== violet ==
==> flow/design.v <==
module alu #(parameter DATA_WIDTH = 32, OP = 3)
(
    input wire start,
    input wire clk,
    input wire reset_n,
    input wire [DATA_WIDTH - 1 : 0] A,
    input wire [DATA_WIDTH - 1 : 0] B,
    input wire [OP - 1 : 0] op,
    output reg [DATA_WIDTH - 1 : 0] result,
    output reg done
);
  localparam AND = 3'b000;   
  localparam OR  = 3'b001;   
  localparam ADD = 3'b010;   
  localparam NOP = 3'b011;   
  localparam SUB = 3'b100;   
  localparam MUL = 3'b101;   
  localparam SLT = 3'b110;   
  reg done_reg;
  reg [DATA_WIDTH - 1 : 0] result_reg;
  always @(posedge clk or negedge reset_n) begin
    if (!reset_n) begin
      result_reg <= 32'h00000000;
    end
    else begin
      if(start) begin
        case (op)
          AND: result_reg <=  A & B;
          OR : result_reg <=  A | B;
          ADD: result_reg <=  A + B;
          SUB: result_reg <=  A - B;
          MUL: result_reg <=  A * B;
          SLT: result_reg <= (A < B) ? 32'b1 : 32'b0;
          default: result_reg <= 32'h00000000;
        endcase
      end
    end
  end
  always @(posedge clk or negedge reset_n) begin
    if(!reset_n) begin
      done_reg <= 1'b0;
    end
    else begin
      if(start && (op != NOP)) begin
        done_reg <= 1'b1;
      end
      else begin
        done_reg <= 1'b0;
      end
    end
  end
  always @(posedge clk or negedge reset_n) begin
    if (!reset_n) begin
      done <= 1'b0;
    end
    else begin
      done <= done_reg;
    end
  end
  always @(posedge clk or negedge reset_n) begin
    if (!reset_n) begin
      result <= 32'h00000000;
    end
    else begin
      result <= result_reg;
    end
  end
endmodule
Settings: LEC_CHECK=0, CAP_MARGIN=20, CORE_MARGIN=2, CORE_UTILIZATION=64, CTS_CLUSTER_SIZE=37, HOLD_SLACK_MARGIN=-0.1, SLEW_MARGIN=20, TNS_END_PERCENT=5; clock period 7.72 ns.
run.sh (not shown) runs the stock make flow with config.mk's settings and CLKGATE_MAP_FILE=.
The final report for violet shows a completed flow and a layout that fails verification, specifically setup timing.
Setup changes, violet to ember
-- flow/config.mk --
<<< violet, line 9
export CORE_MARGIN = 2
export CORE_UTILIZATION = 64
export CTS_CLUSTER_SIZE = 37
export HOLD_SLACK_MARGIN = -0.1
export SLEW_MARGIN = 20
export TNS_END_PERCENT = 5
>>> ember, line 9
export CORE_MARGIN = 2
export CORE_UTILIZATION = 63
export SETUP_SLACK_MARGIN = 1.48
export SLEW_MARGIN = 20
==> flow/constraint.sdc <==
create_clock -name core_clock -period 6.65 [get_ports {clk}]
set_input_delay 1.3300 -clock core_clock [delete_from_list [all_inputs] [get_ports {clk}]]
set_output_delay 1.3300 -clock core_clock [all_outputs]
set_load 0.01 [all_outputs]
[summary]
Status for ember and violet: no clean run. Nothing crashed in violet and all stages finished; the problem is that the final layout failed, the offending checks being setup timing. ember did not make it past 5_1_grt, where a tool error ended it. Going from violet to ember, synthesized instance count comparable; floorplan utilization now sits lower. ember vs violet, number of placed instances with taps included went up by about 1%. Die size in ember is 1.6% above violet. Re maximum count of clock buffers along a single path: no difference whatsoever between ember and violet. Number of gates resized after CTS (ember vs. violet) increases by a few percent. Lower core outline area was reported by violet, not ember. Compared violet against ember; synthesized area within noise. Going from violet to ember, placer's final routability congestion estimate higher; estimated wirelength of the detail-placed design saw an increase.
Edits applied to the flow inputs when going from ember to cedar:
-- flow/config.mk --
<<< ember, line 9
export CORE_MARGIN = 2
export CORE_UTILIZATION = 63
export SETUP_SLACK_MARGIN = 1.48
export SLEW_MARGIN = 20
>>> cedar, line 9
export CORE_MARGIN = 2
export CORE_UTILIZATION = 45
export SLEW_MARGIN = 20
==> flow/constraint.sdc <==
create_clock -name core_clock -period 9.5 [get_ports {clk}]
set_input_delay 1.9000 -clock core_clock [delete_from_list [all_inputs] [get_ports {clk}]]
set_output_delay 1.9000 -clock core_clock [all_outputs]
set_load 0.01 [all_outputs]
--- outcome ---
Chip width sits higher in cedar than in ember. Die area of cedar exceeds that of ember by more than a quarter. Diff ember and cedar: placed cell count higher in ember. Placed wire-length estimate after detailed placement: ember vs cedar — no meaningful difference. cedar against ember: total core area saw an increase; maximum number of buffers from clock root to sink closely matched the old numbers. Compared with ember, cedar improves post-placement setup slack. Cell area after placement was lower in cedar than in ember. cedar: all stages complete, timing, DRC and antenna checks passed.
Changes in quartz relative to cedar:
-- flow/config.mk --
<<< cedar, line 9
export CORE_MARGIN = 2
export CORE_UTILIZATION = 45
export SLEW_MARGIN = 20
>>> quartz, line 9
export CORE_MARGIN = 2
export CORE_UTILIZATION = 64
export SLEW_MARGIN = 20
==> flow/constraint.sdc <==
create_clock -name core_clock -period 9.23 [get_ports {clk}]
set_input_delay 1.8460 -clock core_clock [delete_from_list [all_inputs] [get_ports {clk}]]
set_output_delay 1.8460 -clock core_clock [all_outputs]
set_load 0.01 [all_outputs]
--- outcome ---
cedar reached the final stage; the timing, DRC and antenna checks on its layout passed. quartz was carried through to the last stage, and its layout satisfied the timing, DRC and antenna checks. Total length of routed met2 wires sits lower in quartz than in cedar. Fraction of area in non-clock buffers in quartz is 1.6 points above cedar. Final area delta for quartz relative to cedar: 0.91% higher. quartz vs cedar, slowest cell on the critical path: sky130_fd_sc_hd__clkdlybuf4s50_1 vs sky130_fd_sc_hd__fa_1.
